==> run E: inputs <==
==> flow/design.v <==
module alu #(
    parameter INT_W  = 4,
    parameter FRAC_W = 6,
    parameter INST_W = 4,
    parameter DATA_W = INT_W + FRAC_W
)(
    input                     i_clk,
    input                     i_rst_n,
    input                     i_valid,
    input signed [DATA_W-1:0] i_data_a,
    input signed [DATA_W-1:0] i_data_b,
    input        [INST_W-1:0] i_inst,
    output                    o_valid,
    output       [DATA_W-1:0] o_data
);  
reg [DATA_W-1:0] o_data_w, o_data_r;
reg              o_valid_w, o_valid_r;
assign o_valid = o_valid_r;
assign o_data = o_data_r;
reg [9:0] o_data_t;  
wire signed [10:0] sum_temp;
assign sum_temp = {i_data_a[9],i_data_a} + {i_data_b[9],i_data_b};
wire signed [10:0] sub_temp;
assign sub_temp = {i_data_a[9],i_data_a} - {i_data_b[9],i_data_b};
wire signed [19:0] mult_temp;
wire signed [20:0] mult_rnd;
wire signed [14:0] mult_r;
assign mult_temp = i_data_a * i_data_b;
assign mult_rnd = $signed({mult_temp[19],mult_temp}) + $signed(21'd32);  
assign mult_r = mult_rnd[20:6];
wire signed [20:0] i_data_f;
wire signed [20:0] o_data_f;
wire signed [14:0] mult_f;
assign i_data_f = {{5{o_data_r[9]}},o_data_r,6'b0};
assign o_data_f = i_data_f + $signed({mult_temp[19],mult_temp}) + $signed(21'd32);
assign mult_f = o_data_f[20:6];
wire signed [10:0] tanh_pos;
wire signed [10:0] tanh_neg;
assign tanh_pos = ({i_data_a[9],i_data_a} + $signed(11'd33)) >>> 1;
assign tanh_neg = ({i_data_a[9],i_data_a} - $signed(11'd31)) >>> 1;
always@(*)begin
    o_data_t = 10'd0;
    case(i_inst)
        4'd0:begin  
            if (sum_temp > $signed(11'd511)) o_data_t = 10'b0111_1111_11;
            else if (sum_temp < $signed(-11'sd512)) o_data_t = 10'b1000_0000_00;
            else o_data_t = sum_temp[9:0];
        end
        4'd1:begin  
            if (sub_temp > $signed(11'd511)) o_data_t = 10'b0111_1111_11;
            else if (sub_temp < $signed(-11'sd512)) o_data_t = 10'b1000_0000_00;
            else o_data_t = sub_temp[9:0];
        end
        4'd2:begin  
            if (mult_r > $signed(15'd511)) o_data_t = 10'b0111_1111_11;
            else if (mult_r < $signed(-15'sd512)) o_data_t = 10'b1000_0000_00;
            else o_data_t = mult_r[9:0];
        end
        4'd3:begin  
            if (mult_f > $signed(15'd511)) o_data_t = 10'b0111_1111_11;
            else if (mult_f < $signed(-15'sd512)) o_data_t = 10'b1000_0000_00;
            else o_data_t = mult_f[9:0];
        end
        4'd4:begin  
            if(!i_data_a[9])begin
                if(i_data_a >= 10'b0001_1000_00) o_data_t = 10'b0001_0000_00;
                else if(i_data_a >= 10'b0000_1000_00) o_data_t = tanh_pos[9:0];
                else o_data_t = i_data_a;
            end
            else begin
                if(i_data_a >= 10'b1111_100000) o_data_t = i_data_a;
                else if(i_data_a >= 10'b1110_1000_00) o_data_t = tanh_neg[9:0];
                else o_data_t = 10'b1111_0000_00;
            end
        end
        4'd5:begin  
            o_data_t = i_data_a | (~i_data_b);
        end
        4'd6:begin  
            casez(i_data_a)
            10'b1???_????_??: o_data_t = 10'd0;
            10'b01??_????_??: o_data_t = 10'd1;
            10'b001?_????_??: o_data_t = 10'd2;
            10'b0001_????_??: o_data_t = 10'd3;
            10'b0000_1???_??: o_data_t = 10'd4;
            10'b0000_01??_??: o_data_t = 10'd5;
            10'b0000_001?_??: o_data_t = 10'd6;
            10'b0000_0001_??: o_data_t = 10'd7;
            10'b0000_0000_1?: o_data_t = 10'd8;
            10'b0000_0000_01: o_data_t = 10'd9;
            10'd0: o_data_t = 10'd10;
            endcase
        end
        4'd7:begin  
            casez(i_data_a)
            10'd0: o_data_t = 10'd0;
            10'b????_????_?1: o_data_t = 10'd0;
            10'b????_????_10: o_data_t = 10'd1;
            10'b????_???1_00: o_data_t = 10'd2;
            10'b????_??10_00: o_data_t = 10'd3;
            10'b????_?100_00: o_data_t = 10'd4;
            10'b????_1000_00: o_data_t = 10'd5;
            10'b???1_0000_00: o_data_t = 10'd6;
            10'b??10_0000_00: o_data_t = 10'd7;
            10'b?100_0000_00: o_data_t = 10'd8;
            10'b1000_0000_00: o_data_t = 10'd9;
            endcase
        end
        4'd8:begin  
            o_data_t = i_data_a[9] + i_data_a[8] +i_data_a[7] +i_data_a[6] +i_data_a[5] +i_data_a[4] +i_data_a[3] +i_data_a[2] +i_data_a[1] +i_data_a[0];
        end
        4'd9:begin  
            if(i_data_b == 10'd0) o_data_t = i_data_a;
            else if(i_data_b == 10'd1) o_data_t = {i_data_a[8:0],i_data_a[9]};
            else if(i_data_b == 10'd2) o_data_t = {i_data_a[7:0],i_data_a[9:8]};
            else if(i_data_b == 10'd3) o_data_t = {i_data_a[6:0],i_data_a[9:7]};
            else if(i_data_b == 10'd4) o_data_t = {i_data_a[5:0],i_data_a[9:6]};
            else if(i_data_b == 10'd5) o_data_t = {i_data_a[4:0],i_data_a[9:5]};
            else if(i_data_b == 10'd6) o_data_t = {i_data_a[3:0],i_data_a[9:4]};
            else if(i_data_b == 10'd7) o_data_t = {i_data_a[2:0],i_data_a[9:3]};
            else if(i_data_b == 10'd8) o_data_t = {i_data_a[1:0],i_data_a[9:2]};
            else   o_data_t = {i_data_a[0],i_data_a[9:1]};
        end
    endcase
end
always@(*) begin
    o_data_w = o_data_t;
    o_valid_w = (i_valid == 1'b1)? 1'b1:1'b0;
end
always@(posedge i_clk or negedge i_rst_n) begin
    if (!i_rst_n) begin
        o_data_r <= 'b0;
        o_valid_r <= 'b0;
    end 
    else begin
        if (i_valid) o_data_r <= o_data_w;
        o_valid_r <= o_valid_w;
    end
end
endmodule
==> flow/run.sh <==
#!/bin/bash
# the make line also repeats each setting of config.mk as NAME=value (left out here)
make -C /OpenROAD-flow-scripts/flow DESIGN_CONFIG=/design/flow/config.mk WORK_HOME=/design/flow/orfs CLKGATE_MAP_FILE= finish
==> flow/config.mk <==
export PLATFORM = sky130hd
export DESIGN_NAME = alu
export DESIGN_NICKNAME = alu
export VERILOG_FILES = /design/flow/design.v
export SDC_FILE = /design/flow/constraint.sdc
export NUM_CORES = 4
export LEC_CHECK = 0
export CAP_MARGIN = 20
export CELL_PAD_IN_SITES_GLOBAL_PLACEMENT = 3
export CORE_MARGIN = 4
export CORE_UTILIZATION = 36
export CTS_CLUSTER_DIAMETER = 296
export CTS_CLUSTER_SIZE = 100
export GPL_ROUTABILITY_DRIVEN = 0
export GPL_TIMING_DRIVEN = 1
export HOLD_SLACK_MARGIN = -0.09
export MAX_ROUTING_LAYER = met5
export PLACE_DENSITY = 0.6
export SLEW_MARGIN = 20
export TNS_END_PERCENT = 10
==> flow/constraint.sdc <==
create_clock -name core_clock -period 17.9 [get_ports {i_clk}]
set_input_delay 3.5800 -clock core_clock [delete_from_list [all_inputs] [get_ports {i_clk}]]
set_output_delay 3.5800 -clock core_clock [all_outputs]
set_load 0.01 [all_outputs]
==> run F (differences from run E) <==
CELL_PAD_IN_SITES_GLOBAL_PLACEMENT = unset   (was 3)
CORE_MARGIN = 2   (was 4)
CORE_UTILIZATION = 27   (was 36)
CTS_CLUSTER_DIAMETER = unset   (was 296)
CTS_CLUSTER_SIZE = unset   (was 100)
GPL_ROUTABILITY_DRIVEN = unset   (was 0)
GPL_TIMING_DRIVEN = unset   (was 1)
HOLD_SLACK_MARGIN = unset   (was -0.09)
MAX_ROUTING_LAYER = unset   (was met5)
PLACE_DENSITY = unset   (was 0.6)
TNS_END_PERCENT = unset   (was 10)
==> flow/constraint.sdc (replaced) <==
create_clock -name core_clock -period 10.5 [get_ports {i_clk}]
set_input_delay 2.1000 -clock core_clock [delete_from_list [all_inputs] [get_ports {i_clk}]]
set_output_delay 2.1000 -clock core_clock [all_outputs]
set_load 0.01 [all_outputs]
==> run M (differences from run E) <==
CELL_PAD_IN_SITES_GLOBAL_PLACEMENT = unset   (was 3)
CORE_MARGIN = 2   (was 4)
CORE_UTILIZATION = 40   (was 36)
CTS_CLUSTER_DIAMETER = unset   (was 296)
CTS_CLUSTER_SIZE = 66   (was 100)
GPL_TIMING_DRIVEN = unset   (was 1)
HOLD_SLACK_MARGIN = unset   (was -0.09)
MAX_ROUTING_LAYER = unset   (was met5)
PLACE_DENSITY = unset   (was 0.6)
TNS_END_PERCENT = unset   (was 10)
==> flow/constraint.sdc (replaced) <==
create_clock -name core_clock -period 11.0 [get_ports {i_clk}]
set_input_delay 2.2000 -clock core_clock [delete_from_list [all_inputs] [get_ports {i_clk}]]
set_output_delay 2.2000 -clock core_clock [all_outputs]
set_load 0.01 [all_outputs]
==> run R (differences from run E) <==
CELL_PAD_IN_SITES_GLOBAL_PLACEMENT = unset   (was 3)
CORE_ASPECT_RATIO = 0.88   (was unset)
CORE_MARGIN = 2   (was 4)
CORE_UTILIZATION = 72   (was 36)
CTS_CLUSTER_DIAMETER = 339   (was 296)
CTS_CLUSTER_SIZE = 36   (was 100)
GPL_ROUTABILITY_DRIVEN = unset   (was 0)
HOLD_SLACK_MARGIN = unset   (was -0.09)
PLACE_DENSITY = 0.67   (was 0.6)
TNS_END_PERCENT = 35   (was 10)
==> flow/constraint.sdc (replaced) <==
create_clock -name core_clock -period 6.89 [get_ports {i_clk}]
set_input_delay 1.3780 -clock core_clock [delete_from_list [all_inputs] [get_ports {i_clk}]]
set_output_delay 1.3780 -clock core_clock [all_outputs]
set_load 0.01 [all_outputs]
==> job_summary.md <==
## PnR job results

| Metric | Value |
|---|---|
| Clk pin slew, worst setup/hold paths | `0.04 ns` |
| Tcrit/Tclk final | `0.950` |
| Status | `timing/DRC/antenna clean` |
| Area Growth Syn to Fin | `13.1%` |
-- figures above: run F

==> job_summary.md <==
### Yosys + OpenROAD results

| Metric | Value |
|---|---|
| Status | `did not finish` |
| Stopped at | `5_1_grt` |
| Error msg | `[ERROR GRT-0116] Global routing finished with congestion. Check the congestion regions in the DRC Viewer.` |
| Synth top area cells | `fa_1 22%, ha_1 14%, inv_1 6.6%` |
| DP Cell Count | `1,533` |
| CTS Buf Count | `3` |
| Final GP Congestion | `1.11` |
| Simple Share, Synth | `0.203` |
| GRT busiest layer | `met2` |
-- figures above: run R

==> job_summary.md <==
## PnR job results

| Metric | Value |
|---|---|
| Status | `timing/DRC/antenna clean` |
| Tcrit/Tclk final | `0.680` |
| Area Growth Syn to Fin | `8.92%` |
| Vias in the first global route | `8,989` |
| Fin Clk Skew | `0.00226 ns` |
| Clk pin slew, worst setup/hold paths | `0.04 ns` |
-- figures above: run E

==> job_summary.md <==
## PnR job results

| Metric | Value |
|---|---|
| Post-route ant nets | `0` |
| Root Driver | `clkbuf_16` |
| Tcrit/Tclk final | `0.959` |
| Syn Area/Cell | `7.59 um^2` |
| Area Growth Syn to Fin | `9.79%` |
| Drt pass-1 iters | `5` |
| Synth mux share | `0.0191` |
| Status | `timing/DRC/antenna clean` |
| Clk pin slew, worst setup/hold paths | `0.04 ns` |
| Layout net count | `1,423` |
-- figures above: run M


========
==> build 12 <==
// alu: RTL as listed in full above, without the edits since
==> flow/config.mk <==
export PLATFORM = sky130hd
export DESIGN_NAME = alu
export DESIGN_NICKNAME = alu
export VERILOG_FILES = /design/flow/design.v
export SDC_FILE = /design/flow/constraint.sdc
export NUM_CORES = 4
export LEC_CHECK = 0
export CAP_MARGIN = 20
export CORE_MARGIN = 2
export CORE_UTILIZATION = 65
export SLEW_MARGIN = 20
export TNS_END_PERCENT = 5
==> flow/constraint.sdc <==
create_clock -name core_clock -period 8.69 [get_ports {i_clk}]
set_input_delay 1.7380 -clock core_clock [delete_from_list [all_inputs] [get_ports {i_clk}]]
set_output_delay 1.7380 -clock core_clock [all_outputs]
set_load 0.01 [all_outputs]
run.sh (not shown) runs the stock make flow with config.mk's settings and CLKGATE_MAP_FILE=.
==> build 57 (differences from build 12) <==
- CORE_UTILIZATION: 65 -> 66
- TNS_END_PERCENT: 5 -> default
==> flow/constraint.sdc (replaced) <==
create_clock -name core_clock -period 9.77 [get_ports {i_clk}]
set_input_delay 1.9540 -clock core_clock [delete_from_list [all_inputs] [get_ports {i_clk}]]
set_output_delay 1.9540 -clock core_clock [all_outputs]
set_load 0.01 [all_outputs]
==> comparison table <==
metric	build 12	build 57
Result of the run	failed layout checks	timing/DRC/antenna clean
Layout check failures	negative setup slack	-
Skew-Pair Late Insertion Delay	0.24 ns	0.25 ns
Count of plain and timing-repair buffers in the layout	262	118
Final worst clock skew	0.001268 ns	0.004504 ns
Hold EP	o_data_r[1]	o_data_r[8]
Count of buffers added by post-CTS timing repair for setup	12	0
Reg2Reg Setup Slack	5.23 ns	6.39 ns
Pin slew with the least headroom to its limit	1.089 ns	1.120 ns
Die Y-Extent	121.0 um	120.2 um
Initial DRC count	1908	1439
Worst Hold Slack	0.5937 ns	0.6061 ns
Share of the cycle needed by the critical path after routing	100.0%	98.06%
Placed Cells	1527	1411
Number of inserted filler cells in the final layout	727	1004
Critical path data arrival time	8.78 ns	9.67 ns
Initial Util	66.98%	67.51%

========
==> 11-26 <==
// alu: RTL as listed in full above, without the edits since
Settings: LEC_CHECK=0, ABC_AREA=1, CAP_MARGIN=20, CORE_MARGIN=2, CORE_UTILIZATION=72, CTS_CLUSTER_DIAMETER=358, CTS_CLUSTER_SIZE=99, PLACE_DENSITY=0.42, SETUP_SLACK_MARGIN=0.65, SLEW_MARGIN=20, TNS_END_PERCENT=5; clock period 2.71 ns.
==> inputs of 07-03, as changes to 11-26 <==
- ABC_AREA: 1 -> not set
- CORE_UTILIZATION: 72 -> 64
- CTS_CLUSTER_DIAMETER: 358 -> not set
- CTS_CLUSTER_SIZE: 99 -> not set
- PLACE_DENSITY: 0.42 -> not set
- SETUP_SLACK_MARGIN: 0.65 -> not set
- TNS_END_PERCENT: 5 -> not set
==> flow/constraint.sdc (replaced) <==
create_clock -name core_clock -period 16.9 [get_ports {i_clk}]
set_input_delay 3.3800 -clock core_clock [delete_from_list [all_inputs] [get_ports {i_clk}]]
set_output_delay 3.3800 -clock core_clock [all_outputs]
set_load 0.01 [all_outputs]
==> notes <==
- 11-26 aborted during 4_1_cts (DPL-0038). 07-03 ran to the end with no violations.
- Of 11-26 and 07-03, 11-26 has the higher synthesized cell count (gap 36%, measured against 07-03).
- Against 07-03, the die size of 11-26 is smaller by about 3.7%.
- Between 11-26 and 07-03, the lower area after synthesis is in 07-03 (gap 8.2%, measured against 07-03).
==> figures <==
metric	07-03	11-26
Outcome	timing/DRC/antenna clean	aborted with a tool error
Failing step	-	4_1_cts
Die area	14900 sq um	14300 sq um
Number of nets produced by synthesis	1396	1813
Height of the die	122 um	120 um
Adder Area Share	35.9%	33.2%
Area fraction in mux cells	1.91%	0%
Core region area	13700 sq um	13100 sq um
YS chip area	8900 sq um	9640 sq um
Netlist cell types	92	49
Compound Share, Synth	24.4%	12.7%
Hpwl dp	23.5 mm	36.9 mm

========
==> tundra: inputs <==
Starts from the design.v that is shown in full above.
export LEC_CHECK = 0
export CAP_MARGIN = 0
export CELL_PAD_IN_SITES_GLOBAL_PLACEMENT = 1
export CORE_ASPECT_RATIO = 1.37
export CORE_MARGIN = 2
export CORE_UTILIZATION = 63
export CTS_CLUSTER_DIAMETER = 150
export CTS_CLUSTER_SIZE = 99
export GPL_ROUTABILITY_DRIVEN = 0
export SETUP_SLACK_MARGIN = -1.08
export SLEW_MARGIN = 20
export TNS_END_PERCENT = 15
create_clock -name core_clock -period 11.0 [get_ports {i_clk}]
==> inputs of zinc, as changes to tundra <==
ABC_AREA = 0   (was not set)
CAP_MARGIN = 5   (was 0)
CELL_PAD_IN_SITES_DETAIL_PLACEMENT = 1   (was not set)
CELL_PAD_IN_SITES_GLOBAL_PLACEMENT = not set   (was 1)
CORE_ASPECT_RATIO = 0.68   (was 1.37)
CORE_UTILIZATION = 49   (was 63)
CTS_CLUSTER_DIAMETER = 287   (was 150)
CTS_CLUSTER_SIZE = 66   (was 99)
GPL_TIMING_DRIVEN = 1   (was not set)
HOLD_SLACK_MARGIN = -0.05   (was not set)
MIN_ROUTING_LAYER = met2   (was not set)
PLACE_DENSITY_LB_ADDON = 0.28   (was not set)
SETUP_SLACK_MARGIN = 1.11   (was -1.08)
TNS_END_PERCENT = not set   (was 15)
==> results <==
tundra finished with timing, DRC and antenna clean. zinc ended with an error in global routing (5_1_grt), error GRT-0116.
Between tundra and zinc, the lower die area is in tundra (gap about 22%, measured against zinc).
Area after synthesis is the same in tundra and zinc.
In synthesized cell count, tundra and zinc do not differ.
==> figures <==
Result of the run: tundra complete, no violations; zinc aborted with a tool error
Stage where the flow stopped: tundra -; zinc global routing (5_1_grt)
Total die size: tundra 15100 um^2; zinc 19300 um^2
Die span in y: tundra 143 um; zinc 115 um
Number of synthesized flops with an enable pin: tundra 0; zinc 0
Number of CTS-inserted buffers: tundra 3; zinc 3
Initial core utilization: tundra 64.7%; zinc 50.3%
Most repeated cell in the gate-level netlist after synthesis: tundra inv_1; zinc inv_1
Prevailing post-synth register cell: tundra dfrtp_1; zinc dfrtp_1
Floorplan core area: tundra 13800 um^2; zinc 17700 um^2
Setup fix buffers added after clock tree synthesis: tundra 0; zinc 13
Cells after DPL: tundra 1368; zinc 1422
Dpl cell area: tundra 9500 um^2; zinc 9600 um^2
Post-DP HPWL: tundra 24.4 mm; zinc 30.3 mm
Cell Rows: tundra 50; zinc 40
Gates resized, CTS repair: tundra 0; zinc 35
Width of the die: tundra 106 um; zinc 167 um
Post-Place Setup Slack: tundra 479 ps; zinc 24.5 ps
